`design/flow/config.mk`:
```
export PLATFORM = sky130hd
export DESIGN_NAME = mat_mul
export DESIGN_NICKNAME = mat_mul
export VERILOG_FILES = /design/flow/design.v
export SDC_FILE = /design/flow/constraint.sdc
export NUM_CORES = 4
export LEC_CHECK = 0
export CAP_MARGIN = 20
export CELL_PAD_IN_SITES_DETAIL_PLACEMENT = 0
export CELL_PAD_IN_SITES_GLOBAL_PLACEMENT = 2
export CORE_MARGIN = 2
export CORE_UTILIZATION = 25
export CTS_CLUSTER_SIZE = 31
export MAX_ROUTING_LAYER = met5
export SETUP_SLACK_MARGIN = 0.54
export SLEW_MARGIN = 20
```
`design/flow/constraint.sdc`:
```
create_clock -name core_clock -period 5.31 [get_ports {s00_axi_aclk}]
set_input_delay 1.0620 -clock core_clock [delete_from_list [all_inputs] [get_ports {s00_axi_aclk}]]
set_output_delay 1.0620 -clock core_clock [all_outputs]
set_load 0.01 [all_outputs]
```
`design/flow/design.v`:
```
`timescale 1ns / 1ps
module mat_mul #
	(
        parameter integer DIM_LOG = 2,     
        parameter integer DIM = 2**DIM_LOG,
        parameter integer SIZE = DIM*DIM,
        parameter integer SIZE_LOG = 2*DIM_LOG,
        parameter integer DATA_WIDTH = 32
    )
    (
		input wire  s00_axi_aclk,
		input wire  s00_axi_aresetn,
		output wire  s00_axis_tready,
		input wire [DATA_WIDTH-1 : 0] s00_axis_tdata,
		input wire  s00_axis_tlast,
        input wire  s00_axis_tvalid,
		output wire  m00_axis_tvalid,
        output wire [DATA_WIDTH-1 : 0] m00_axis_tdata,
        output wire [(DATA_WIDTH/8)-1 : 0] m00_axis_tstrb,
        output wire  m00_axis_tlast,
        input wire  m00_axis_tready,
        input wire sel, 
        input wire start
    );
	reg busy;               
	reg item_done;          
	reg matrix_done;        
	reg start_transfer;     
	reg transfer;           
	reg last_transfer;      
	reg mac_enable;         
    reg [DATA_WIDTH-1 : 0] mem_A [0 : SIZE-1];  
    reg [DATA_WIDTH-1 : 0] mem_B [0 : SIZE-1];  
    reg [DATA_WIDTH-1 : 0] mem_R [0 : SIZE-1];  
    reg [DATA_WIDTH-1 : 0] mat_A;    
    reg [DATA_WIDTH-1 : 0] mat_B;    
    reg [DATA_WIDTH-1 : 0] mat_R;    
    reg [SIZE_LOG-1 : 0] addr_stream_in;     
    reg [SIZE_LOG-1 : 0] addr_stream_out;    
    wire [SIZE_LOG-1 : 0] addr_A;    
    wire [SIZE_LOG-1 : 0] addr_B;    
    reg [SIZE_LOG-1 : 0] addr_R;     
    reg [DIM_LOG-1 : 0] row_cnt;     
    reg [DIM_LOG-1 : 0] col_cnt;     
    reg [DIM_LOG-1 : 0] tmp_cnt;     
    wire [DATA_WIDTH-1 : 0] mad;     
    reg [DATA_WIDTH-1 : 0] mac;      
    assign s00_axis_tready = !busy  && s00_axis_tvalid ;  
    always @ (posedge s00_axi_aclk) begin
        if (!s00_axi_aresetn || s00_axis_tlast)
            addr_stream_in <= 0;
        else if (s00_axis_tready)  
            addr_stream_in <= addr_stream_in+1 ;  
    end
    always @ (posedge s00_axi_aclk) begin 
        if (s00_axis_tvalid && !sel && s00_axis_tready)  
            mem_A [addr_stream_in] <= s00_axis_tdata;
        if (busy)  
            mat_A <= mem_A [addr_A];
    end
    always @ (posedge s00_axi_aclk) begin
        if (s00_axis_tvalid && sel && s00_axis_tready)  
            mem_B [addr_stream_in] <= s00_axis_tdata;
        if (busy)  
            mat_B <= mem_B [addr_B];
    end
    assign m00_axis_tstrb = 4'hf;    
    assign m00_axis_tdata = mat_R;   
    assign m00_axis_tlast = last_transfer;   
    assign m00_axis_tvalid =  transfer; 
    always @ (posedge s00_axi_aclk) begin
        if (!s00_axi_aresetn || matrix_done)  
            addr_stream_out <= 0;
        else if ((m00_axis_tready && transfer  || start_transfer  ))  
            addr_stream_out <=   addr_stream_out + 1;  
    end
    always @ (posedge s00_axi_aclk) begin
        if (!s00_axi_aresetn)
            start_transfer <= 0;
        else
            start_transfer <= matrix_done; 
    end
    always @ (posedge s00_axi_aclk) begin
        if (!s00_axi_aresetn || (m00_axis_tlast && m00_axis_tvalid && m00_axis_tready))  
            transfer <= 0;
        else if (start_transfer)  
            transfer <= 1; 
    end
    always @ (posedge s00_axi_aclk) begin
        if (!s00_axi_aresetn)
            last_transfer <= 0;
        else if (m00_axis_tready && transfer || start_transfer)
            last_transfer <= (addr_stream_out == SIZE-1); 
    end
    always @ (posedge s00_axi_aclk) begin
        if (item_done)  
            mem_R [addr_R] <= mad ;  
        if (m00_axis_tready && transfer || start_transfer)  
            mat_R <= mem_R [addr_stream_out];
    end
    always @ (posedge s00_axi_aclk) begin
        if (!s00_axi_aresetn || matrix_done ) 
            busy <= 0;
        else if (start )  
            busy <= 1'b1;
    end
    always @ (posedge s00_axi_aclk) begin
        if (!s00_axi_aresetn)
            item_done <= 0;
        else
            item_done <= (tmp_cnt==DIM-1 && busy) ;  
    end
    always @ (posedge s00_axi_aclk) begin
        if (!s00_axi_aresetn)
            matrix_done <= 0;
        else
            matrix_done <= (row_cnt == DIM-1) && (col_cnt == DIM-1) && (tmp_cnt==DIM-1) ;  
    end
    always @ (posedge s00_axi_aclk) begin
        if (!s00_axi_aresetn || start || tmp_cnt == DIM)  
            tmp_cnt <= 0;
        else if (busy && !matrix_done)  
            tmp_cnt <= tmp_cnt + 1;
    end
    always @ (posedge s00_axi_aclk) begin
        if (!s00_axi_aresetn || start || col_cnt==DIM)  
            col_cnt <= 0;
        else if (busy && tmp_cnt==DIM-1)  
            col_cnt <= col_cnt + 1;
    end
    always @ (posedge s00_axi_aclk) begin
        if (!s00_axi_aresetn || start || row_cnt==DIM)  
            row_cnt <= 0;
        else if (busy && col_cnt == DIM-1 && tmp_cnt==DIM-1)  
            row_cnt <= row_cnt + 1;
    end
    assign addr_A = row_cnt * (DIM) + tmp_cnt;  
    assign addr_B = tmp_cnt * (DIM) + col_cnt;
    always @ (posedge s00_axi_aclk) begin
        if (!s00_axi_aresetn || start)
            addr_R <= 0;
        else if (busy && item_done)  
            addr_R <= addr_R + 1 ;  
    end
    assign mad = mat_A * mat_B + mac;
    always @ (posedge s00_axi_aclk) begin
       if (!s00_axi_aresetn || tmp_cnt==0 )  
           mac <= 0;
       else if (mac_enable)
           mac <= mad ;  
    end
    always @ (posedge s00_axi_aclk) begin
       if (!s00_axi_aresetn)
           mac_enable <= 0;
       else if (busy)
           mac_enable <= 1;  
    end
endmodule
```
`design/flow/run.sh`:
```
#!/bin/bash
# the make line also repeats each setting of config.mk as NAME=value (left out here)
make -C /OpenROAD-flow-scripts/flow DESIGN_CONFIG=/design/flow/config.mk WORK_HOME=/design/flow/orfs CLKGATE_MAP_FILE= finish
```
==> results.toml, run 1 <==
# yosys + openroad results
[run_status]
status = "failed layout checks"
so_faults = "setup timing"

[detailed_routing]
routedWlPerCell_um = 23.4
dr.pass1.iters = 5
antenna_left = 0
vias_per_cell = 4.32
drcViolationCount = 0
drtIter0Drc = 3127
wirelength_um = 216000
num_vias = 39900

[setup_path]
crit_cells = 25
critPathRequiredTime_ns = 5.85
r2r-start = "mat_B[2]"
crit_top_cell = "fa_1"
max_stage_delay_ns = 0.55
crit_type = "reg2reg"
cp_top_family = "adder cells"
critPathSlowestCell = "fa_1"
reg2reg_depth = 25
crit_path_start_kind = "flop"
arrival_ns = 7.94
worstPathMaxFanout = 8
endpoint_kind = "flop"
critPathBufInv = 9
crit_start = "mat_B[2]"
worstReg2RegEnd = "mem_R[8][31]"
crit_end = "mem_R[8][31]"
rrSetupSlack_ns = -2.09

[final_timing]
final-setup-viol-count = 408
finClkSkew_ns = 0.137
max_freq_mhz = 135
slew_violations = 0
finalClockPeriodUsage_pct = 139
min_period_ns = 7.40
rsz0062_at_grt = "true"
relSlewSlack_pct = 34.3
finalHoldViolCount = 0
fin_ws_ns = -2.09
worst_pin_slew_ns = 0.985

[yosys]
topCellsByArea = "edfxtp_1 62%, mux4_2 14%, fa_1 11%"
top_area_share_pct = 61.6
synthAoiAreaFrac_pct = 0.782
xor_share_pct = 1.09
synth_cell_types = 51
yosys_area_um2 = 79500
top_area_cell = "edfxtp_1"
synth_cells = 4406
simple_gate_share_pct = 4.42
most_common_cell = "edfxtp_1"
topCombFamilyByArea = "multiplexers"
muxShareOfSynthArea_pct = 14.0
synth_area_per_cell_um2 = 18.0
async_flop_share_pct = 0
synth-main-ff-cell = "edfxtp_1"
yosys_warnings = 1
adder_share_pct = 13.2
ys_seq_share_pct = 63.1
edf_count = 1632
syn_area_um2 = 79500
yosys_cells = 4406
numSynthFlops = 1689
common_cells = "1632 x edfxtp_1, 510 x inv_1, 480 x mux4_2"

[clock_network]
cts_tree = "built"
clock_latency_ns = 0.88
numCtsBuffers = 185
clk_transition_reported_paths_ns = 0.06
cts.sink_count = 1689
cts-htree-levels = 4
ctsHoldBuffers = 0
cts_root_buffer = "clkbuf_16"
clockBufferDepth = 4

[global_routing]
grt-ovfl-total = 0
grt_max_degree = 81
grt_pass1_wl_um = 313000
grt_pass1_vias = 43600
antenna_found_initial = 13
grtUsageTotal_pct = 13.3

[floorplan]
dieArea_um2 = 323000
num_rows = 207
coreArea_um2 = 317000
fp.dieW_um = 568
fp_util_pct = 25.1
ioPinCount = 78
die_h_um = 568

[place]
gp_congestion = 0.779
postPlaceCellArea_um2 = 89300
port_buffers = 73
hpwl_um = 137000

[cells_and_area]
logic_area_um2 = 28100
seqCellArea_um2 = 50200
n_fill_cell = 31000
final_area_um2 = 96500
nets = 5538
area_growth_pct = 21.4

[job]
cap_violations = 0
warning_count = 37

[min_path]
hold_depth = 1
hold_class = "reg2reg"
whs_endpoint = "transfer"
min_from = "transfer"
[final cells by class]
class                   instances  share of cell area (%)
diodes                          5                  0.0130
clock buffers                 232                    5.02
clock inverters                88                   0.748
inverters                     511                    1.99
multi-input cells            1993                    29.1
flip-flops and latches       1689                    52.0
well taps                    4180                    5.42
repair buffers                544                    5.68
[what timing repair did]
action | CTS | global route
setup endpoints to repair | 425 | 442
gates resized | 172 | 57
pin swaps | 86 | 71
gates cloned | 8 | 3
buffers inserted | 47 | 20
[stage by stage]
step	setup WS, ns	hold slack (ns)	std cells	TNS, ns	util, %
2_1_floorplan	-1.66	0.444	4409	-395.30	-
4_1_cts	-2.02	0.485	9214	-595.57	30.3
3_3_place_gp	-2.40	0.462	8839	-639.09	28.2
6_report	-2.09	0.477	9242	-620.48	30.4
3_5_place_dp	-2.47	0.472	8839	-648.33	28.2
5_1_grt	-2.30	0.509	9238	-703.41	30.4
[routing by layer]
metal / part of all wire [%] / GRT usage, % / vias to the layer above
met5: 0.0060 / 0 / -
met4: 1.7 / 2.66 / 2
met3: 3.3 / 1.53 / 214
met2: 51 / 23.1 / 688
met1: 44 / 17.9 / 21800
li1: - / - / 17200
==> run 2: changes to the inputs <==
Settings changed: CELL_PAD_IN_SITES_GLOBAL_PLACEMENT 2 to 3, CORE_ASPECT_RATIO set to 1.02, GPL_ROUTABILITY_DRIVEN set to 0, MIN_ROUTING_LAYER set to met2.
==> run 2 against run 1 <==
  * The layout still fails its checks (setup timing)
  * Global-route usage increased by 7.7 points
  * Wire length grew 5.4%
  * Worst hold slack better by 0.016 ns
  * Via count is 29% higher
  * Count of clock-buffer cells in the layout shrank 2
  * Synthesized cell count stayed put
  * Sequential share of layout area up 0.12 points
  * Register-to-register slack hardly changed
  * Cell count grew 0.50%
  * Largest cell class unchanged
  * Highest routed layer unchanged
==> results.toml, run 2 <==
# yosys + openroad results
[final_timing]
relSlewSlack_pct = 34.1
fin_ws_ns = -2.08
min_period_ns = 7.39
final-setup-viol-count = 398
rsz0062_at_grt = "true"
worst_pin_slew_ns = 0.988
whs_ns = 0.494
finalClockPeriodUsage_pct = 139
finClkSkew_ns = 0.141
finalHoldViolCount = 0
slew_violations = 0
max_freq_mhz = 135

[yosys]
topCombFamilyByArea = "multiplexers"
async_flop_share_pct = 0
synthAoiAreaFrac_pct = 0.782
syn_area_um2 = 79500
muxShareOfSynthArea_pct = 14.0
ys_seq_share_pct = 63.1
numSynthFlops = 1689
edf_count = 1632
xor_share_pct = 1.09
synth_cells = 4406
synth-main-ff-cell = "edfxtp_1"
yosys_area_um2 = 79500
synth_area_per_cell_um2 = 18.0
most_common_cell = "edfxtp_1"
yosys_cells = 4406
top_area_cell = "edfxtp_1"
topCellsByArea = "edfxtp_1 62%, mux4_2 14%, fa_1 11%"
adder_share_pct = 13.2
synth_cell_types = 51
top_area_share_pct = 61.6
simple_gate_share_pct = 4.42
common_cells = "1632 x edfxtp_1, 510 x inv_1, 480 x mux4_2"
yosys_warnings = 1

[detailed_routing]
num_vias = 51600
drtIter0Drc = 5673
antenna_left = 0
vias_per_cell = 5.55
drcViolationCount = 0
wirelength_um = 228000
dr.pass1.iters = 6
routedWlPerCell_um = 24.5

[job]
warning_count = 36
cap_violations = 0

[cells_and_area]
area_growth_pct = 21.1
nets = 5512
final_cells = 9288

[clock_network]
clock_latency_ns = 0.92
cts-htree-levels = 4
cts_tree = "built"
clk_transition_reported_paths_ns = 0.06
cts.sink_count = 1689
clockBufferDepth = 4
cts_root_buffer = "clkbuf_16"
numCtsBuffers = 189
ctsHoldBuffers = 0

[place]
place_inst = 8881
pre_cts_slack_ns = -2.43
hpwl_um = 144000
port_buffers = 73

[setup_path]
worstReg2RegEnd = "mem_R[5][30]"
crit_top_cell = "fa_1"
critPathRequiredTime_ns = 5.84
arrival_ns = 7.92
worstPathMaxFanout = 8
crit_cells = 25
crit_type = "reg2reg"
endpoint_kind = "flop"
crit_start = "mat_A[13]"
max_stage_delay_ns = 0.60
r2r-start = "mat_A[13]"
cp_top_family = "adder cells"
reg2reg_depth = 25
crit_path_start_kind = "flop"
critPathBufInv = 8
rrSetupSlack_ns = -2.08
crit_end = "mem_R[5][30]"
critPathSlowestCell = "fa_2"

[floorplan]
fp.dieW_um = 562
coreArea_um2 = 317000
die_h_um = 574
ioPinCount = 78
num_rows = 209
dieArea_um2 = 323000
fp_util_pct = 25.1

[global_routing]
grt_max_degree = 88
grt-ovfl-total = 0
grt_pass1_wl_um = 327000
grtUsageTotal_pct = 21.0
antenna_found_initial = 3
grt_pass1_vias = 63700

[run_status]
status = "failed layout checks"
so_faults = "setup timing"

[min_path]
hold_depth = 1
whs_endpoint = "transfer"
hold_class = "reg2reg"
min_from = "transfer"
-- run 2: metal layers --
layer	up-vias	track usage [%]	part of all wire (%)
li1	17100	-	-
met1	18600	-	0
met2	15200	26.2	56
met3	645	27.9	41
met4	16	2.39	3.3
met5	-	1.31	0.27
-- run 2: repair_timing --
item,4_1_cts,5_1_grt
pin swaps,58,11
hold endpoints to repair,0,0
endpoints found under the setup margin,424,442
buffers inserted,36,4
gates cloned,5,1
resized,108,27
-- run 2: final cells by class --
| type | count | area, um^2 |
|---|---|---|
| Fill cell | 31100 | 221000 |
| Sequential cell | 1689 | 50200 |
| Multi-Input combinational cell | 1994 | 27900 |
| Tap cell | 4220 | 5280 |
| Timing Repair Buffer | 513 | 5130 |
| Clock buffer | 230 | 4980 |
| Inverter | 511 | 1920 |
| Clock inverter | 101 | 823 |
| Antenna cell | 30 | 75.1 |
-- run 2: stage by stage --
step	utilization [%]	area, um^2	TNS [ns]
6_report	30.4	96300	-586.49
5_1_grt	30.3	96200	-687.48
4_1_cts	30.3	96100	-591.68
3_5_place_dp	28.2	89500	-666.94
3_3_place_gp	28.2	89500	-653.11
2_1_floorplan	-	80200	-395.30
==> run 3: changes to the inputs <==
Settings changed: CELL_PAD_IN_SITES_DETAIL_PLACEMENT 0 to unset, CELL_PAD_IN_SITES_GLOBAL_PLACEMENT 3 to unset, CORE_ASPECT_RATIO 1.02 to unset, CORE_UTILIZATION 25 to 66, CTS_CLUSTER_SIZE 31 to 43, GPL_ROUTABILITY_DRIVEN 0 to unset, MAX_ROUTING_LAYER met5 to unset, MIN_ROUTING_LAYER met2 to unset, SETUP_SLACK_MARGIN 0.54 to 2.19.
Clock period 5.31 ns to 7.47 ns, I/O delays scaled along.
==> run 3 against run 2 <==
  * The run now finishes clean
  * Cell count shrank 31%
  * Register-to-register slack gained 2.3 ns
  * Worst hold slack lost 0.022 ns
  * Design area shrank 6.4%
  * Utilization grew 45 points
  * Maximum frequency grew 2.2%
==> results.toml, run 3 <==
# yosys + openroad results
[clock_network]
clk_transition_reported_paths_ns = 0.06
cts_root_buffer = "clkbuf_16"
numCtsBuffers = 165
clockBufferDepth = 3
cts-htree-levels = 4
cts.sink_count = 1689
clock_latency_ns = 0.80
cts_tree = "built"

[place]
gp_congestion = 0.876
place_inst = 6045
hpwl_um = 113000
pre_cts_slack_ns = -0.0300
port_buffers = 73

[yosys]
yosys_warnings = 1
synth-main-ff-cell = "edfxtp_1"
topCellsByArea = "edfxtp_1 62%, mux4_2 14%, fa_1 11%"
muxShareOfSynthArea_pct = 14.0
top_area_cell = "edfxtp_1"
async_flop_share_pct = 0
simple_gate_share_pct = 4.42
adder_share_pct = 13.2
synth_area_per_cell_um2 = 18.0
synth_cells = 4406
most_common_cell = "edfxtp_1"
xor_share_pct = 1.09
numSynthFlops = 1689
ys_seq_share_pct = 63.1
syn_area_um2 = 79500
top_area_share_pct = 61.6
topCombFamilyByArea = "multiplexers"
edf_count = 1632
yosys_cells = 4406
yosys_area_um2 = 79500
synthAoiAreaFrac_pct = 0.782
common_cells = "1632 x edfxtp_1, 510 x inv_1, 480 x mux4_2"
synth_cell_types = 51

[final_timing]
rsz0062_at_grt = "true"
min_period_ns = 7.22
relSlewSlack_pct = 24.3
finClkSkew_ns = 0.0481
slew_violations = 0
finalClockPeriodUsage_pct = 96.7
max_freq_mhz = 138
fin_ws_ns = 0.246
worst_pin_slew_ns = 1.13
setup_tns_ns = 0
final-setup-viol-count = 0
finalHoldViolCount = 0

[setup_path]
endpoint_kind = "flop"
critPathBufInv = 7
crit_path_start_kind = "flop"
arrival_ns = 7.90
rrSetupSlack_ns = 0.25
reg2reg_depth = 26
critPathSlowestCell = "fa_1"
crit_end = "mac[30]"
r2r-start = "mat_B[3]"
crit_cells = 26
crit_type = "reg2reg"
cp_top_family = "adder cells"
worstPathMaxFanout = 8
max_stage_delay_ns = 0.52
worstReg2RegEnd = "mac[30]"
crit_start = "mat_B[3]"
critPathRequiredTime_ns = 8.15
crit_top_cell = "fa_1"

[cells_and_area]
logic_area_um2 = 27800
seqCellArea_um2 = 50200
area_growth_pct = 13.3
n_fill_cell = 6874
fin_util_pct = 75.3
nets = 5274
final_cells = 6409

[floorplan]
fp.dieW_um = 351
num_rows = 127
ioPinCount = 78
dieArea_um2 = 123000
fp_util_pct = 66.4
coreArea_um2 = 120000
die_h_um = 351

[global_routing]
grt-ovfl-total = 0
top_usage_layer = "met2"
use_met3_pct = 6.17
antenna_found_initial = 8
grt_pass1_wl_um = 283000
grt_use_met2_pct = 53.3
grt_max_degree = 100
use_met1_pct = 45.5
grt_pass1_vias = 42400
grtUsageTotal_pct = 32.7

[min_path]
whs_endpoint = "transfer"
hold_depth = 1
hold_class = "reg2reg"
min_from = "last_transfer"

[detailed_routing]
num_vias = 40400
wirelength_um = 193000
drcViolationCount = 0
antenna_left = 0
vias_per_cell = 6.30
drtIter0Drc = 4523
routedWlPerCell_um = 30.1
dr.pass1.iters = 5

[job]
warning_count = 40
cap_violations = 0

[run_status]
status = "no timing/DRC/antenna violations"
[run 3: repair_timing]
item	4_1_cts	5_1_grt
hold buffers	0	0
gates cloned	3	1
setup buffers	20	35
gates resized	23	55
pin swaps	25	42
endpoints found under the setup margin	391	408
[run 3: metal layers]
| metal | share of wire (%) | vias up |
|---|---|---|
| met1 | 38 | 21600 |
| li1 | - | 16600 |
| met5 | 0.014 | - |
| met4 | 3.3 | 4 |
| met3 | 8.4 | 334 |
| met2 | 51 | 1818 |
[run 3: area by class of cell]
cell class,instances,share of cell area (%)
Antenna cell,5,0.0139
Clock buffer,212,4.87
Clock inverter,87,1.01
Inverter,511,2.13
Multi-Input combinational cell,1995,30.8
Sequential cell,1689,55.7
Tap cell,1612,2.24
Timing Repair Buffer,298,3.21
[run 3: through the flow]
step / area [um^2] / hold WS (ns)
after floorplan: 80200 / 0.444
after global placement: 83900 / 0.462
after detailed placement: 83900 / 0.467
after CTS: 89600 / 0.473
after global routing: 90100 / 0.510
final: 90100 / 0.472
==> run 4: changes to the inputs <==
Settings changed: ABC_AREA set to 1, CAP_MARGIN 20 to 35, CORE_UTILIZATION 66 to 72, CTS_CLUSTER_DIAMETER set to 380, CTS_CLUSTER_SIZE 43 to 16, HOLD_SLACK_MARGIN set to 0.29, PLACE_DENSITY_LB_ADDON set to 0.2, SETUP_SLACK_MARGIN 2.19 to -0.59.
Clock period 7.47 ns to 8.97 ns, I/O delays scaled along.
==> run 4 against run 3 <==
  * Critical path depth decreased by 1
  * Critical path type unchanged
  * Flip-flop count is the same
  * Design area decreased by 1.2%
  * Count of clock-buffer cells in the layout is 50 lower
  * Critical endpoint is now mem_R[9][18]
  * Area after synthesis increased by 3.8%
  * Wire length up 8.1%
==> results.toml, run 4 <==
# yosys + openroad results
[run_status]
status = "no timing/DRC/antenna violations"

[final_timing]
finalClockPeriodUsage_pct = 87.6
max_freq_mhz = 127
final-setup-viol-count = 0
worst_pin_slew_ns = 1.22
rsz0062_at_grt = "false"
setup_tns_ns = 0
fin_ws_ns = 1.12
finalHoldViolCount = 0
slew_violations = 0
min_period_ns = 7.85
finClkSkew_ns = 0.0653
relSlewSlack_pct = 18.7

[detailed_routing]
drcViolationCount = 0
wirelength_um = 209000
antenna_left = 0
dr.pass1.iters = 13
num_vias = 53500
vias_per_cell = 6.45
drtIter0Drc = 7088
routedWlPerCell_um = 25.1

[yosys]
ys_seq_share_pct = 60.8
synth_area_per_cell_um2 = 12.2
most_common_cell = "edfxtp_1"
topCellsByArea = "edfxtp_1 59%, fa_1 11%, inv_1 4.1%"
synth_cells = 6764
async_flop_share_pct = 0
yosys_area_um2 = 82500
top_area_share_pct = 59.4
synthAoiAreaFrac_pct = 8.86
adder_share_pct = 12.7
muxShareOfSynthArea_pct = 2.28
common_cells = "1632 x edfxtp_1, 912 x inv_1, 840 x nand2_1"
edf_count = 1632
synth-main-ff-cell = "edfxtp_1"
xor_share_pct = 0.434
topCombFamilyByArea = "adder cells"
yosys_cells = 6764
top_area_cell = "edfxtp_1"
synth_cell_types = 48
syn_area_um2 = 82500
numSynthFlops = 1689
yosys_warnings = 1
simple_gate_share_pct = 8.62

[setup_path]
worstReg2RegEnd = "mem_R[9][18]"
worstPathMaxFanout = 18
critPathBufInv = 8
reg2reg_depth = 25
crit_start = "mat_A[4]"
r2r-start = "mat_A[4]"
cp_top_family = "adder cells"
crit_type = "reg2reg"
rrSetupSlack_ns = 1.12
crit_top_cell = "inv_1"
critPathRequiredTime_ns = 9.35
crit_cells = 25
critPathSlowestCell = "edfxtp_1"
crit_path_start_kind = "flop"
max_stage_delay_ns = 0.89
arrival_ns = 8.23
endpoint_kind = "flop"
crit_end = "mem_R[9][18]"

[floorplan]
coreArea_um2 = 114000
num_rows = 124
die_h_um = 343
dieArea_um2 = 117000
fp.dieW_um = 343
ioPinCount = 78
fp_util_pct = 72.4

[job]
warning_count = 41
cap_violations = 0

[clock_network]
ctsHoldBuffers = 0
cts_tree = "built"
cts.sink_count = 1689
clock_latency_ns = 0.75
cts_setup_buffers = 0
clk_transition_reported_paths_ns = 0.08
numCtsBuffers = 115
post_cts_resized = 0
cts-htree-levels = 3
cts_root_buffer = "clkbuf_16"
clockBufferDepth = 3

[global_routing]
grt-ovfl-total = 0
grt_max_degree = 182
grt_pass1_vias = 53300
grtUsageTotal_pct = 35.9
grt_pass1_wl_um = 314000
antenna_found_initial = 18

[place]
gp_congestion = 0.948
postPlaceCellArea_um2 = 85500
place_inst = 8109
hpwl_um = 129000
port_buffers = 73
pre_cts_slack_ns = 1.19

[cells_and_area]
seqCellArea_um2 = 50200
final_area_um2 = 89000
logic_area_um2 = 27500
area_growth_pct = 7.82
nets = 7344
n_fill_cell = 6490
final_cells = 8299

[min_path]
hold_class = "reg2reg"
min_from = "mac[0]"
hold_depth = 2
whs_endpoint = "mac[0]"
==> run 4: final cells by class <==
cell class | instances | share of cell area [%]
flip-flops and latches | 1689 | 56.4
clock buffers | 162 | 3.43
multi-input cells | 3735 | 31.0
well taps | 1512 | 2.13
repair buffers | 264 | 3.00
clock inverters | 8 | 0.159
inverters | 925 | 3.92
diodes | 4 | 0.0112
==> run 4: stage by stage <==
stage | hold slack (ns) | util, %
6_report | 0.494 | 78.0
2_1_floorplan | 0.421 | -
3_3_place_gp | 0.455 | 74.4
5_1_grt | 0.531 | 78.0
4_1_cts | 0.475 | 77.8
3_5_place_dp | 0.464 | 75.0
==> run 4: metal layers <==
metal,share of wire [%],vias up,global-route usage [%],wire length [um]
met3,11,618,6.31,23200
met1,35,26200,47.8,73000
met5,0.075,-,0,156
met4,5.1,20,17.2,10700
met2,49,3499,58.6,102000
li1,-,23200,-,-
==> run 5: changes to the inputs <==
Settings changed: CAP_MARGIN 35 to 15, CELL_PAD_IN_SITES_DETAIL_PLACEMENT set to 2, CORE_ASPECT_RATIO set to 0.92, CORE_UTILIZATION 72 to 45, CTS_CLUSTER_DIAMETER 380 to unset, CTS_CLUSTER_SIZE 16 to 11, GPL_TIMING_DRIVEN set to 0, HOLD_SLACK_MARGIN 0.29 to 0.19, MAX_ROUTING_LAYER set to met4, PLACE_DENSITY_LB_ADDON 0.2 to 0.08, SETUP_SLACK_MARGIN -0.59 to -0.6, SLEW_MARGIN 20 to 15.
Clock period 8.97 ns to 15.7 ns, I/O delays scaled along.
==> run 5 against run 4 <==
  * Cell count rose by 16%
  * Global-route usage rose by 5.3 points
  * Count of clock-buffer cells in the layout rose by 94
  * Still clean
  * Critical path depth rose by 1
  * Maximum frequency fell by 21%
  * Worst hold slack improved by 0.044 ns
  * Die size rose by 59%
  * Critical path type unchanged
  * Clock skew rose by 0.023 ns
  * Design area rose by 5.5%
==> results.toml, run 5 <==
# yosys + openroad results
[global_routing]
grt_pass1_wl_um = 529000
grt-ovfl-total = 0
grtUsageTotal_pct = 41.3
antenna_found_initial = 26
grt_pass1_vias = 69800
grt_max_degree = 64

[min_path]
hold_depth = 2
min_from = "mac[0]"
hold_class = "reg2reg"
whs_endpoint = "mac[0]"

[clock_network]
clk_transition_reported_paths_ns = 0.07
ctsHoldBuffers = 0
post_cts_resized = 0
clockBufferDepth = 3
clock_latency_ns = 0.90
cts.sink_count = 1689
cts_tree = "built"
numCtsBuffers = 181
cts_setup_buffers = 0
cts_root_buffer = "clkbuf_16"
cts-htree-levels = 4

[cells_and_area]
area_growth_pct = 13.8
seqCellArea_um2 = 50200
logic_area_um2 = 27700
final_area_um2 = 93900
n_fill_cell = 17400
nets = 7719

[yosys]
top_area_cell = "edfxtp_1"
ys_seq_share_pct = 60.8
common_cells = "1632 x edfxtp_1, 912 x inv_1, 840 x nand2_1"
synthAoiAreaFrac_pct = 8.86
most_common_cell = "edfxtp_1"
yosys_cells = 6764
topCombFamilyByArea = "adder cells"
synth-main-ff-cell = "edfxtp_1"
topCellsByArea = "edfxtp_1 59%, fa_1 11%, inv_1 4.1%"
yosys_warnings = 1
yosys_area_um2 = 82500
adder_share_pct = 12.7
simple_gate_share_pct = 8.62
synth_area_per_cell_um2 = 12.2
xor_share_pct = 0.434
synth_cells = 6764
async_flop_share_pct = 0
synth_cell_types = 48
muxShareOfSynthArea_pct = 2.28
syn_area_um2 = 82500
top_area_share_pct = 59.4
numSynthFlops = 1689
edf_count = 1632

[floorplan]
ioPinCount = 78
fp_util_pct = 45.4
fp.dieW_um = 450
coreArea_um2 = 182000
die_h_um = 415
num_rows = 150
dieArea_um2 = 187000

[final_timing]
finClkSkew_ns = 0.0888
relSlewSlack_pct = 10.1
final-setup-viol-count = 0
whs_ns = 0.538
fin_ws_ns = 5.73
rsz0062_at_grt = "false"
max_freq_mhz = 100
setup_tns_ns = 0
finalClockPeriodUsage_pct = 63.5
slew_violations = 0
min_period_ns = 9.97
worst_pin_slew_ns = 1.35
finalHoldViolCount = 0

[job]
cap_violations = 0
warning_count = 34

[setup_path]
crit_cells = 26
rrSetupSlack_ns = 5.73
crit_top_cell = "inv_1"
arrival_ns = 10.43
worstReg2RegEnd = "mem_R[1][18]"
critPathBufInv = 9
crit_type = "reg2reg"
worstPathMaxFanout = 16
cp_top_family = "adder cells"
endpoint_kind = "flop"
crit_end = "mem_R[1][18]"
r2r-start = "mat_A[3]"
critPathRequiredTime_ns = 16.16
critPathSlowestCell = "buf_1"
crit_start = "mat_A[3]"
reg2reg_depth = 26
crit_path_start_kind = "flop"
max_stage_delay_ns = 1.01

[detailed_routing]
drcViolationCount = 0
routedWlPerCell_um = 39.1
dr.pass1.iters = 6
wirelength_um = 378000
drtIter0Drc = 8614
num_vias = 63100
vias_per_cell = 6.53
antenna_left = 0

[place]
port_buffers = 73
gp_congestion = 0.904
pre_cts_slack_ns = 5.89
postPlaceCellArea_um2 = 88400
hpwl_um = 254000

[run_status]
status = "no timing/DRC/antenna violations"
==> run 5: stage by stage <==
step / instances / utilization [%]
final: 9663 / 51.6
after global routing: 9663 / 51.6
after CTS: 9642 / 51.6
after detailed placement: 9352 / 48.6
after global placement: 9272 / 47.5
after floorplan: 6767 / -
==> run 5: metal layers <==
layer | routed length (um) | share of wire (%) | global-route usage (%)
met1 | 134000 | 35 | 48.0
met2 | 181000 | 48 | 65.7
met3 | 34200 | 9.0 | 8.05
met4 | 28900 | 7.7 | 26.4
met5 | 0 | 0 | -
==> run 5: layout make-up <==
cell class              count  share of cell area (%)
flip-flops and latches   1689                    53.4
multi-input cells        3735                    29.5
clock buffers             256                    5.22
inverters                 925                    3.70
well taps                2432                    3.24
repair buffers            155                    2.50
plain buffers             418                    1.88
clock inverters            34                   0.505
diodes                     19                  0.0506
==> run 6: changes to the inputs <==
Settings changed: CAP_MARGIN 15 to 35, CELL_PAD_IN_SITES_DETAIL_PLACEMENT 2 to unset, CORE_ASPECT_RATIO 0.92 to unset, CORE_UTILIZATION 45 to 72, CTS_CLUSTER_DIAMETER set to 380, CTS_CLUSTER_SIZE 11 to 16, GPL_TIMING_DRIVEN 0 to unset, HOLD_SLACK_MARGIN 0.19 to 0.28, MAX_ROUTING_LAYER met4 to unset, PLACE_DENSITY_LB_ADDON 0.08 to 0.2, SETUP_SLACK_MARGIN -0.6 to -0.59, SLEW_MARGIN 15 to 20.
Clock period 15.7 ns to 7.93 ns, I/O delays scaled along.
==> run 6 against run 5 <==
  * Via count shrank 15%
  * Highest routed layer is now met5
  * Utilization rose by 27 points
  * Count of clock-buffer cells in the layout fell by 93
  * Critical path depth is 1 lower
  * Register-to-register slack lost 5.5 ns
  * Die size is 37% lower
  * Sequential share of layout area is 2.7 points higher
  * Cell count fell by 14%
  * Area after synthesis did not move
  * Clock skew down 0.0066 ns
==> results.toml, run 6 <==
# yosys + openroad results
[final_timing]
worst_pin_slew_ns = 1.44
whs_ns = 0.485
max_freq_mhz = 130
setup_tns_ns = 0
finClkSkew_ns = 0.0822
final-setup-viol-count = 0
finalHoldViolCount = 0
fin_ws_ns = 0.261
min_period_ns = 7.67
finalClockPeriodUsage_pct = 96.7
slew_violations = 0
relSlewSlack_pct = 4.03

[yosys]
common_cells = "1632 x edfxtp_1, 912 x inv_1, 840 x nand2_1"
top_area_cell = "edfxtp_1"
synth_area_per_cell_um2 = 12.2
adder_share_pct = 12.7
ys_seq_share_pct = 60.8
numSynthFlops = 1689
synth_cells = 6764
simple_gate_share_pct = 8.62
muxShareOfSynthArea_pct = 2.28
yosys_cells = 6764
yosys_area_um2 = 82500
most_common_cell = "edfxtp_1"
xor_share_pct = 0.434
synth_cell_types = 48
syn_area_um2 = 82500
synth-main-ff-cell = "edfxtp_1"
edf_count = 1632
yosys_warnings = 1
topCombFamilyByArea = "adder cells"
async_flop_share_pct = 0
synthAoiAreaFrac_pct = 8.86
topCellsByArea = "edfxtp_1 59%, fa_1 11%, inv_1 4.1%"
top_area_share_pct = 59.4

[cells_and_area]
nets = 7389
area_growth_pct = 8.37
fin_util_pct = 78.4
final_cells = 8345
n_fill_cell = 6529

[global_routing]
grtUsageTotal_pct = 36.1
grt-ovfl-total = 0
grt_pass1_vias = 53200
grt_pass1_wl_um = 314000
grt_max_degree = 199
antenna_found_initial = 15

[detailed_routing]
dr.pass1.iters = 7
antenna_left = 0
routedWlPerCell_um = 25.2
vias_per_cell = 6.44
wirelength_um = 210000
num_vias = 53800
drcViolationCount = 0
drtIter0Drc = 7657

[setup_path]
arrival_ns = 8.03
rrSetupSlack_ns = 0.26
crit_end = "mem_R[7][31]"
critPathRequiredTime_ns = 8.29
worstReg2RegEnd = "mem_R[7][31]"
worstPathMaxFanout = 16
reg2reg_depth = 25
cp_top_family = "adder cells"
max_stage_delay_ns = 0.83
crit_top_cell = "fa_1"
critPathSlowestCell = "edfxtp_1"
endpoint_kind = "flop"
crit_path_start_kind = "flop"
crit_cells = 25
crit_start = "mat_B[5]"
r2r-start = "mat_B[5]"
critPathBufInv = 8
crit_type = "reg2reg"

[place]
port_buffers = 73
place_inst = 8159
gp_congestion = 0.950
pre_cts_slack_ns = 0.427
hpwl_um = 129000

[floorplan]
coreArea_um2 = 114000
num_rows = 124
die_h_um = 343
fp_util_pct = 72.4
ioPinCount = 78
dieArea_um2 = 117000
fp.dieW_um = 343

[min_path]
hold_class = "reg2reg"
hold_depth = 2
whs_endpoint = "mac[0]"
min_from = "mac[0]"

[job]
warning_count = 43
cap_violations = 0

[clock_network]
clock_latency_ns = 0.78
numCtsBuffers = 115
cts_setup_buffers = 0
clockBufferDepth = 3
ctsHoldBuffers = 0
cts_tree = "built"
cts_root_buffer = "clkbuf_16"
cts.sink_count = 1689
clk_transition_reported_paths_ns = 0.08
post_cts_resized = 0
cts-htree-levels = 3

[run_status]
status = "no timing/DRC/antenna violations"
[run 6: layout make-up]
cell class	instances	area, um^2	area share (%)
flip-flops and latches	1689	50200	56.1
multi-input cells	3735	27500	30.8
inverters	925	3490	3.90
repair buffers	309	3090	3.45
clock buffers	163	3060	3.42
well taps	1512	1890	2.12
clock inverters	8	170	0.190
diodes	4	10.0	0.0112
[run 6: layer usage]
layer | share of wire, % | GRT usage [%] | up-vias
li1 | - | - | 23300
met1 | 35 | 48.9 | 26400
met2 | 49 | 58.9 | 3544
met3 | 11 | 6.01 | 565
met4 | 4.6 | 16.0 | 16
met5 | 0.054 | 0 | -
[run 6: metrics by stage]
step / instance area (um^2)
5_1_grt: 89400
3_5_place_dp: 86000
2_1_floorplan: 82500
6_report: 89400
4_1_cts: 89200
3_3_place_gp: 85400
==> run 7: changes to the inputs <==
Settings changed: ABC_AREA 1 to unset, CAP_MARGIN 35 to 20, CELL_PAD_IN_SITES_DETAIL_PLACEMENT set to 0, CELL_PAD_IN_SITES_GLOBAL_PLACEMENT set to 0, CTS_CLUSTER_DIAMETER 380 to unset, CTS_CLUSTER_SIZE 16 to 47, HOLD_SLACK_MARGIN 0.28 to unset, MAX_ROUTING_LAYER set to met5, PLACE_DENSITY_LB_ADDON 0.2 to unset, SETUP_SLACK_MARGIN -0.59 to -0.37.
Clock period 7.93 ns to 5.14 ns, I/O delays scaled along.
==> run 7 against run 6 <==
  * The layout now fails its checks (setup timing)
  * Count of clock-buffer cells in the layout grew 37
  * Critical path depth up 2
  * Critical endpoint is now mac[31]
  * Critical path type unchanged
  * Cell count shrank 23%
==> results.toml, run 7 <==
# yosys + openroad results
[setup_path]
critPathRequiredTime_ns = 5.83
crit_top_cell = "fa_1"
reg2reg_depth = 27
cp_top_family = "adder cells"
max_stage_delay_ns = 0.57
arrival_ns = 8.04
rrSetupSlack_ns = -2.22
r2r-start = "mat_B[2]"
crit_path_start_kind = "flop"
crit_cells = 27
crit_start = "mat_B[2]"
endpoint_kind = "flop"
worstReg2RegEnd = "mac[31]"
crit_end = "mac[31]"
worstPathMaxFanout = 9
crit_type = "reg2reg"
critPathSlowestCell = "fa_1"
critPathBufInv = 9

[yosys]
top_area_share_pct = 61.6
async_flop_share_pct = 0
most_common_cell = "edfxtp_1"
syn_area_um2 = 79500
yosys_area_um2 = 79500
yosys_cells = 4406
edf_count = 1632
synth_cell_types = 51
synthAoiAreaFrac_pct = 0.782
topCellsByArea = "edfxtp_1 62%, mux4_2 14%, fa_1 11%"
xor_share_pct = 1.09
ys_seq_share_pct = 63.1
yosys_warnings = 1
common_cells = "1632 x edfxtp_1, 510 x inv_1, 480 x mux4_2"
synth_cells = 4406
synth-main-ff-cell = "edfxtp_1"
numSynthFlops = 1689
top_area_cell = "edfxtp_1"
adder_share_pct = 13.2
muxShareOfSynthArea_pct = 14.0
topCombFamilyByArea = "multiplexers"
simple_gate_share_pct = 4.42
synth_area_per_cell_um2 = 18.0

[final_timing]
min_period_ns = 7.36
relSlewSlack_pct = 23.2
finalClockPeriodUsage_pct = 143
max_freq_mhz = 136
rsz0062_at_grt = "true"
setup_tns_ns = -711.84
whs_ns = 0.485
fin_ws_ns = -2.22
slew_violations = 0
finalHoldViolCount = 0
final-setup-viol-count = 425
worst_pin_slew_ns = 1.15
finClkSkew_ns = 0.0772

[detailed_routing]
wirelength_um = 238000
drtIter0Drc = 7379
dr.pass1.iters = 6
routedWlPerCell_um = 37.2
num_vias = 45200
antenna_left = 0
drcViolationCount = 0
vias_per_cell = 7.05

[floorplan]
ioPinCount = 78
num_rows = 121
coreArea_um2 = 109000
dieArea_um2 = 113000
die_h_um = 336
fp_util_pct = 72.8
fp.dieW_um = 336

[global_routing]
grt_pass1_wl_um = 338000
grt_pass1_vias = 48000
grt-ovfl-total = 0
grtUsageTotal_pct = 43.2
grt_max_degree = 75
antenna_found_initial = 14

[cells_and_area]
area_growth_pct = 14.6
nets = 5402
final_area_um2 = 91100
fin_util_pct = 83.4
n_fill_cell = 4518

[clock_network]
cts_root_buffer = "clkbuf_16"
clock_latency_ns = 0.82
ctsHoldBuffers = 0
cts.sink_count = 1689
cts_tree = "built"
clockBufferDepth = 3
cts-htree-levels = 4
numCtsBuffers = 162
clk_transition_reported_paths_ns = 0.07

[place]
gp_congestion = 0.894
port_buffers = 73
hpwl_um = 124000
postPlaceCellArea_um2 = 85400

[job]
warning_count = 41
cap_violations = 0

[min_path]
min_from = "last_transfer"
hold_depth = 2
hold_class = "reg2reg"
whs_endpoint = "last_transfer"

[run_status]
so_faults = "setup timing"
status = "failed layout checks"
-- run 7: repair_timing --
item | CTS | global route
gates cloned | 0 | 3
gates resized | 21 | 53
pin swaps | 19 | 50
setup buffers | 5 | 29
endpoints found under the setup margin | 407 | 408
-- run 7: final cells by class --
class	count	area (um^2)	share of cell area, %
timing repair buffer	430	4140	4.54
clock inverter	99	978	1.07
inverter	511	1920	2.11
sequential	1689	50200	55.1
clock buffer	200	4290	4.71
antenna	7	17.5	0.0192
multi-input combinational	1994	27700	30.4
tap	1476	1850	2.03
-- run 7: through the flow --
step | instances | worst slack, ns
after floorplan | 4409 | -1.83
after global placement | 6069 | -2.07
after detailed placement | 6069 | -2.18
after CTS | 6372 | -2.12
after global routing | 6401 | -2.45
final | 6406 | -2.22
-- run 7: layer usage --
layer  vias to the layer above  share of wire (%)  track usage, %
li1                      16900                  -               -
met1                     22900                 31            54.3
met2                      4210                 49            69.0
met3                      1083                 13            11.9
met4                         8                7.3            24.9
met5                         -              0.023               0
==> run 8: changes to the inputs <==
Settings changed: CELL_PAD_IN_SITES_DETAIL_PLACEMENT 0 to unset, CELL_PAD_IN_SITES_GLOBAL_PLACEMENT 0 to unset, CORE_UTILIZATION 72 to 58, CTS_CLUSTER_DIAMETER set to 58, CTS_CLUSTER_SIZE 47 to unset, MAX_ROUTING_LAYER met5 to unset, SETUP_SLACK_MARGIN -0.37 to 1.48, TNS_END_PERCENT set to 5.
Clock period 5.14 ns to 5.43 ns, I/O delays scaled along.
==> run 8 against run 7 <==
  * Still fails the layout checks on setup timing
  * Worst setup slack gained 0.51 ns
  * First-iteration DRC count shrank 48%
  * Utilization down 15 points
  * Area after synthesis stayed put
  * Global-route usage is 15 points lower
  * Critical path type unchanged
  * Largest cell class unchanged
  * Non-clock buffer count is 19 higher
  * Register-to-register slack better by 0.51 ns
==> results.toml, run 8 <==
# yosys + openroad results
[cells_and_area]
nets = 5430
final_cells = 6746
area_growth_pct = 16.5

[global_routing]
grtUsageTotal_pct = 28.5
grt-ovfl-total = 0
antenna_found_initial = 12
grt_pass1_wl_um = 286000
grt_max_degree = 72
grt_pass1_vias = 42000

[final_timing]
rsz0062_at_grt = "true"
max_freq_mhz = 140
final-setup-viol-count = 391
setup_tns_ns = -453.03
relSlewSlack_pct = 28.9
finClkSkew_ns = 0.0642
worst_pin_slew_ns = 1.06
slew_violations = 0
finalHoldViolCount = 0
min_period_ns = 7.13
fin_ws_ns = -1.70
finalClockPeriodUsage_pct = 131

[detailed_routing]
wl_met2_um = 97400
num_vias = 40200
routedWlPerCell_um = 28.6
vias_per_cell = 5.95
highest_layer = "met5"
drcViolationCount = 0
dr_wl_met3_um = 11300
wirelength_met1_um = 80200
wirelength_um = 193000
dr.pass1.iters = 6
drtIter0Drc = 3858
antenna_left = 0

[yosys]
syn_area_um2 = 79500
simple_gate_share_pct = 4.42
common_cells = "1632 x edfxtp_1, 510 x inv_1, 480 x mux4_2"
async_flop_share_pct = 0
most_common_cell = "edfxtp_1"
synthAoiAreaFrac_pct = 0.782
adder_share_pct = 13.2
top_area_cell = "edfxtp_1"
topCellsByArea = "edfxtp_1 62%, mux4_2 14%, fa_1 11%"
top_area_share_pct = 61.6
yosys_cells = 4406
xor_share_pct = 1.09
edf_count = 1632
ys_seq_share_pct = 63.1
synth_area_per_cell_um2 = 18.0
topCombFamilyByArea = "multiplexers"
yosys_area_um2 = 79500
synth_cells = 4406
synth-main-ff-cell = "edfxtp_1"
muxShareOfSynthArea_pct = 14.0
numSynthFlops = 1689
yosys_warnings = 1
synth_cell_types = 51

[clock_network]
numCtsBuffers = 172
cts.sink_count = 1689
clk_transition_reported_paths_ns = 0.06
cts_root_buffer = "clkbuf_16"
cts_tree = "built"
cts-htree-levels = 4
clockBufferDepth = 3
ctsHoldBuffers = 0
clock_latency_ns = 0.82

[place]
place_inst = 6400
hpwl_um = 122000
pre_cts_slack_ns = -1.98
gp_congestion = 0.856
port_buffers = 73

[setup_path]
max_stage_delay_ns = 0.59
critPathSlowestCell = "fa_1"
crit_path_start_kind = "flop"
reg2reg_depth = 22
endpoint_kind = "flop"
r2r-start = "mat_A[19]"
worstReg2RegEnd = "mem_R[7][31]"
crit_end = "mem_R[7][31]"
crit_cells = 22
rrSetupSlack_ns = -1.70
crit_top_cell = "fa_1"
crit_start = "mat_A[19]"
worstPathMaxFanout = 8
worstPathCellList = "buf_6 > buf_4 > and2_1 > fa_1 > inv_1 > fa_1 > fa_1 > inv_1 > fa_1 > fa_1 > fa_1 > fa_1 > inv_1 > fa_1 > inv_1 > ha_1 > buf_4 > o21a_1 > o21ai_1 > o21ai_4 > a21o_1 > and2_4"
crit_type = "reg2reg"
critPathRequiredTime_ns = 5.95
critPathBufInv = 7
cp_top_family = "adder cells"
arrival_ns = 7.65

[floorplan]
die_h_um = 374
fp_util_pct = 58.5
fp.dieW_um = 374
coreArea_um2 = 136000
num_rows = 135
ioPinCount = 78
dieArea_um2 = 140000

[min_path]
hold_depth = 1
whs_endpoint = "transfer"
min_from = "transfer"
hold_class = "reg2reg"

[run_status]
status = "failed layout checks"
so_faults = "setup timing"

[job]
cap_violations = 0
warning_count = 39
## run 8: per-layer routing
| layer | global-route usage (%) | up-vias |
|---|---|---|
| met5 | 0 | - |
| li1 | - | 17000 |
| met4 | 6.74 | 4 |
| met2 | 46.7 | 1245 |
| met1 | 41.1 | 21700 |
| met3 | 4.27 | 246 |
## run 8: area by class of cell
class,instances,area (um^2)
sequential,1689,50200
fill,9047,43200
multi-input combinational,1993,28200
timing repair buffer,449,4610
clock buffer,223,4570
tap,1781,2230
inverter,511,1920
clock inverter,98,955
antenna,2,5.00
## run 8: timing repair
| item | 4_1_cts | 5_1_grt |
|---|---|---|
| gates resized | 199 | 72 |
| buffers inserted | 15 | 4 |
| cloned | 3 | 0 |
| endpoints found under the setup margin | 476 | 476 |
| pin swaps | 103 | 69 |
| hold endpoints to repair | 0 | 0 |
## run 8: stage by stage
| stage | hold WS, ns | area (um^2) | utilization, % |
|---|---|---|---|
| floorplan | 0.444 | 79700 | - |
| global placement | 0.472 | 85700 | 63.1 |
| detailed placement | 0.474 | 85700 | 63.1 |
| CTS | 0.487 | 92400 | 68.0 |
| global route | 0.523 | 92600 | 68.2 |
| finish | 0.478 | 92700 | 68.2 |
==> run 9: changes to the inputs <==
Settings changed: ABC_AREA set to 1, CELL_PAD_IN_SITES_DETAIL_PLACEMENT set to 0, CELL_PAD_IN_SITES_GLOBAL_PLACEMENT set to 3, CORE_ASPECT_RATIO set to 0.57, CORE_MARGIN 2 to 9, CORE_UTILIZATION 58 to 25, CTS_CLUSTER_DIAMETER 58 to unset, CTS_CLUSTER_SIZE set to 31, GPL_ROUTABILITY_DRIVEN set to 1, MAX_ROUTING_LAYER set to met5, MIN_ROUTING_LAYER set to met1, SETUP_SLACK_MARGIN 1.48 to 0.54, TNS_END_PERCENT 5 to 95.
Clock period 5.43 ns to 5.31 ns, I/O delays scaled along.
==> run 9 against run 8 <==
  * Still fails the layout checks on setup timing
  * Wire length up 48%
  * Worst setup slack worse by 0.055 ns
  * Critical path depth up 3
  * Register-to-register slack worse by 0.06 ns
  * Cell count grew 73%
  * Synthesized cell count is 54% higher
  * Count of clock-buffer cells in the layout down 4
==> results.toml, run 9 <==
# yosys + openroad results
[min_path]
hold_class = "reg2reg"
min_from = "mac[0]"
whs_endpoint = "mac[0]"
hold_depth = 2

[final_timing]
worst_pin_slew_ns = 1.12
max_freq_mhz = 141
finalHoldViolCount = 0
min_period_ns = 7.07
slew_violations = 0
rsz0062_at_grt = "true"
final-setup-viol-count = 408
fin_ws_ns = -1.76
finalClockPeriodUsage_pct = 133
relSlewSlack_pct = 25.6
finClkSkew_ns = 0.0996

[yosys]
yosys_warnings = 1
numSynthFlops = 1689
yosys_area_um2 = 82500
topCellsByArea = "edfxtp_1 59%, fa_1 11%, inv_1 4.1%"
synth-main-ff-cell = "edfxtp_1"
simple_gate_share_pct = 8.62
xor_share_pct = 0.434
synth_cells = 6764
synthAoiAreaFrac_pct = 8.86
edf_count = 1632
most_common_cell = "edfxtp_1"
adder_share_pct = 12.7
top_area_cell = "edfxtp_1"
synth_area_per_cell_um2 = 12.2
async_flop_share_pct = 0
yosys_cells = 6764
syn_area_um2 = 82500
muxShareOfSynthArea_pct = 2.28
synth_cell_types = 48
common_cells = "1632 x edfxtp_1, 912 x inv_1, 840 x nand2_1"
top_area_share_pct = 59.4
topCombFamilyByArea = "adder cells"
ys_seq_share_pct = 60.8

[place]
pre_cts_slack_ns = -2.38
port_buffers = 73
hpwl_um = 186000
postPlaceCellArea_um2 = 92300
gp_congestion = 0.781

[setup_path]
crit_type = "reg2reg"
critPathRequiredTime_ns = 5.91
r2r-start = "mat_A[18]"
endpoint_kind = "flop"
crit_cells = 25
critPathSlowestCell = "fa_2"
crit_end = "mem_R[1][30]"
arrival_ns = 7.67
crit_start = "mat_A[18]"
crit_path_start_kind = "flop"
worstPathMaxFanout = 8
critPathBufInv = 9
reg2reg_depth = 25
max_stage_delay_ns = 0.59
rrSetupSlack_ns = -1.76
worstReg2RegEnd = "mem_R[1][30]"
cp_top_family = "adder cells"

[floorplan]
fp.dieW_um = 779
fp_util_pct = 25.3
dieArea_um2 = 352000
num_rows = 158
coreArea_um2 = 327000
ioPinCount = 78
die_h_um = 452

[detailed_routing]
routedWlPerCell_um = 24.6
wirelength_um = 287000
antenna_left = 0
dr.pass1.iters = 5
num_vias = 53000
vias_per_cell = 4.55
drtIter0Drc = 4541
drcViolationCount = 0

[clock_network]
cts-htree-levels = 4
numCtsBuffers = 177
cts_root_buffer = "clkbuf_16"
clockBufferDepth = 4
clock_latency_ns = 0.88
ctsHoldBuffers = 0
clk_transition_reported_paths_ns = 0.06
cts_tree = "built"
cts.sink_count = 1689

[global_routing]
grt_pass1_wl_um = 405000
grt_pass1_vias = 52000
antenna_found_initial = 25
grtUsageTotal_pct = 15.8
grt-ovfl-total = 0
grt_max_degree = 144

[job]
warning_count = 55
cap_violations = 0

[cells_and_area]
area_growth_pct = 20.1
n_fill_cell = 33000
final_area_um2 = 99100
logic_area_um2 = 28600
seqCellArea_um2 = 50200
nets = 7731

[run_status]
status = "failed layout checks"
so_faults = "setup timing"
## run 9: stage by stage
stage / hold WS, ns / instances / TNS [ns] / util, %
2_1_floorplan: 0.421 / 6767 / -345.09 / -
3_5_place_dp: 0.468 / 11300 / -705.03 / 28.2
5_1_grt: 0.512 / 11600 / -665.45 / 30.3
3_3_place_gp: 0.457 / 11300 / -712.08 / 28.3
6_report: 0.480 / 11700 / -561.22 / 30.3
4_1_cts: 0.477 / 11600 / -576.18 / 30.1
## run 9: timing repair
item	CTS	global route
buffers inserted	17	16
gates resized	108	127
pin swaps	37	20
cloned	2	8
setup endpoints to repair	475	475
## run 9: metal layers
metal | up-vias | part of all wire (%) | track usage [%]
met5 | - | 0.021 | 0
met4 | 10 | 1.3 | 2.18
met3 | 268 | 5.5 | 2.79
met2 | 1272 | 38 | 20.8
met1 | 27400 | 55 | 26.5
li1 | 24100 | - | -
## run 9: final cells by class
cell class                      count  area share (%)
Antenna cell                        5          0.0126
Clock inverter                     90           0.743
Tap cell                         4400            5.55
Timing Repair Buffer              589            5.96
Clock buffer                      219            4.69
Inverter                          925            3.53
Sequential cell                  1689            50.6
Multi-Input combinational cell   3735            28.9
==> run 10: changes to the inputs <==
Settings changed: CELL_PAD_IN_SITES_DETAIL_PLACEMENT 0 to unset, CELL_PAD_IN_SITES_GLOBAL_PLACEMENT 3 to unset, CORE_ASPECT_RATIO 0.57 to unset, CORE_MARGIN 9 to 2, CORE_UTILIZATION 25 to 70, CTS_CLUSTER_SIZE 31 to 96, GPL_ROUTABILITY_DRIVEN 1 to unset, MAX_ROUTING_LAYER met5 to unset, MIN_ROUTING_LAYER met1 to unset, PLACE_DENSITY set to 0.6, SETUP_SLACK_MARGIN 0.54 to unset, TNS_END_PERCENT 95 to 5.
Clock period 5.31 ns to 8.99 ns, I/O delays scaled along.
==> run 10 against run 9 <==
  * Now clean on timing, DRC and antenna
  * Flip-flop count stayed put
  * Design area down 9.2%
  * Sequential share of layout area increased by 5.1 points
  * Critical path type unchanged
==> results.toml, run 10 <==
# yosys + openroad results
[setup_path]
reg2reg_depth = 24
crit_top_cell = "fa_1"
crit_end = "mem_R[10][31]"
critPathRequiredTime_ns = 9.37
worstPathMaxFanout = 17
worstReg2RegEnd = "mem_R[10][31]"
r2r-start = "mat_A[7]"
cp_top_family = "adder cells"
worstPathCellList = "buf_4 > buf_4 > nand2_1 > fa_1 > inv_1 > fa_1 > fa_1 > fa_1 > inv_1 > fa_1 > inv_1 > fa_1 > fa_1 > inv_1 > fa_1 > inv_1 > ha_1 > nand2_1 > nor2_1 > nand2_1 > o2111ai_1 > nor2_1 > nand3_1 > nand2_1"
critPathSlowestCell = "edfxtp_1"
crit_cells = 24
crit_start = "mat_A[7]"
endpoint_kind = "flop"
rrSetupSlack_ns = 1.04
crit_path_start_kind = "flop"
critPathBufInv = 7
arrival_ns = 8.32
crit_type = "reg2reg"
max_stage_delay_ns = 0.98

[yosys]
simple_gate_share_pct = 8.62
numSynthFlops = 1689
yosys_area_um2 = 82500
adder_share_pct = 12.7
synth-main-ff-cell = "edfxtp_1"
synth_cell_types = 48
topCellsByArea = "edfxtp_1 59%, fa_1 11%, inv_1 4.1%"
ys_seq_share_pct = 60.8
xor_share_pct = 0.434
syn_area_um2 = 82500
common_cells = "1632 x edfxtp_1, 912 x inv_1, 840 x nand2_1"
top_area_share_pct = 59.4
top_area_cell = "edfxtp_1"
synth_area_per_cell_um2 = 12.2
topCombFamilyByArea = "adder cells"
yosys_warnings = 1
muxShareOfSynthArea_pct = 2.28
synthAoiAreaFrac_pct = 8.86
yosys_cells = 6764
most_common_cell = "edfxtp_1"
edf_count = 1632
async_flop_share_pct = 0
synth_cells = 6764

[global_routing]
antenna_found_initial = 10
grt-ovfl-total = 0
grt_max_degree = 172
grtUsageTotal_pct = 34.7
grt_pass1_vias = 52300
grt_pass1_wl_um = 312000

[detailed_routing]
dr.pass1.iters = 6
num_vias = 52800
drtIter0Drc = 6197
wirelength_met1_um = 78500
highest_layer = "met5"
vias_per_cell = 6.30
wirelength_um = 207000
antenna_left = 0
wl_met2_um = 100000
drcViolationCount = 0
dr_wl_met3_um = 19200
routedWlPerCell_um = 24.7

[clock_network]
cts.sink_count = 1689
cts_root_buffer = "clkbuf_16"
cts_tree = "built"
numCtsBuffers = 163
clockBufferDepth = 3
cts-htree-levels = 4
post_cts_resized = 0
ctsHoldBuffers = 0
cts_setup_buffers = 0
clk_transition_reported_paths_ns = 0.07
clock_latency_ns = 0.79

[min_path]
hold_depth = 2
min_from = "mac[1]"
hold_class = "reg2reg"
whs_endpoint = "mac[1]"

[place]
hpwl_um = 123000
pre_cts_slack_ns = 1.06
gp_congestion = 0.929
port_buffers = 73

[floorplan]
dieArea_um2 = 121000
num_rows = 125
coreArea_um2 = 117000
fp_util_pct = 70.8
fp.dieW_um = 347
ioPinCount = 78
die_h_um = 347

[final_timing]
finalClockPeriodUsage_pct = 88.4
finalHoldViolCount = 0
max_freq_mhz = 126
fin_ws_ns = 1.04
rsz0062_at_grt = "false"
setup_tns_ns = 0
finClkSkew_ns = 0.0368
relSlewSlack_pct = 21.5
slew_violations = 0
min_period_ns = 7.95
worst_pin_slew_ns = 1.17
final-setup-viol-count = 0

[run_status]
status = "no timing/DRC/antenna violations"

[job]
warning_count = 51
cap_violations = 0

[cells_and_area]
n_fill_cell = 7175
nets = 7338
area_growth_pct = 9.08
## run 10: cell type report
class / instances / area (um^2) / share of cell area [%]
clock buffer: 213 / 4390 / 4.88
clock inverter: 79 / 713 / 0.792
sequential: 1689 / 50200 / 55.7
antenna: 2 / 5.00 / 0.00556
multi-input combinational: 3735 / 27600 / 30.6
tap: 1524 / 1910 / 2.12
inverter: 925 / 3490 / 3.87
timing repair buffer: 210 / 1760 / 1.96
## run 10: per-layer routing
metal | up-vias | track usage (%)
li1 | 23200 | -
met1 | 26200 | 47.0
met2 | 2818 | 56.7
met3 | 479 | 5.63
met4 | 8 | 14.9
met5 | - | 0
## run 10: stage by stage
stage          cells  instance area (um^2)  util [%]  hold WS [ns]
6_report        8377                 90000      77.3         0.491
3_5_place_dp    8083                 84900      72.9         0.484
4_1_cts         8375                 90000      77.3         0.494
5_1_grt         8376                 90000      77.3         0.517
2_1_floorplan   6767                 82500         -         0.421
3_3_place_gp    8083                 84900      72.9         0.459
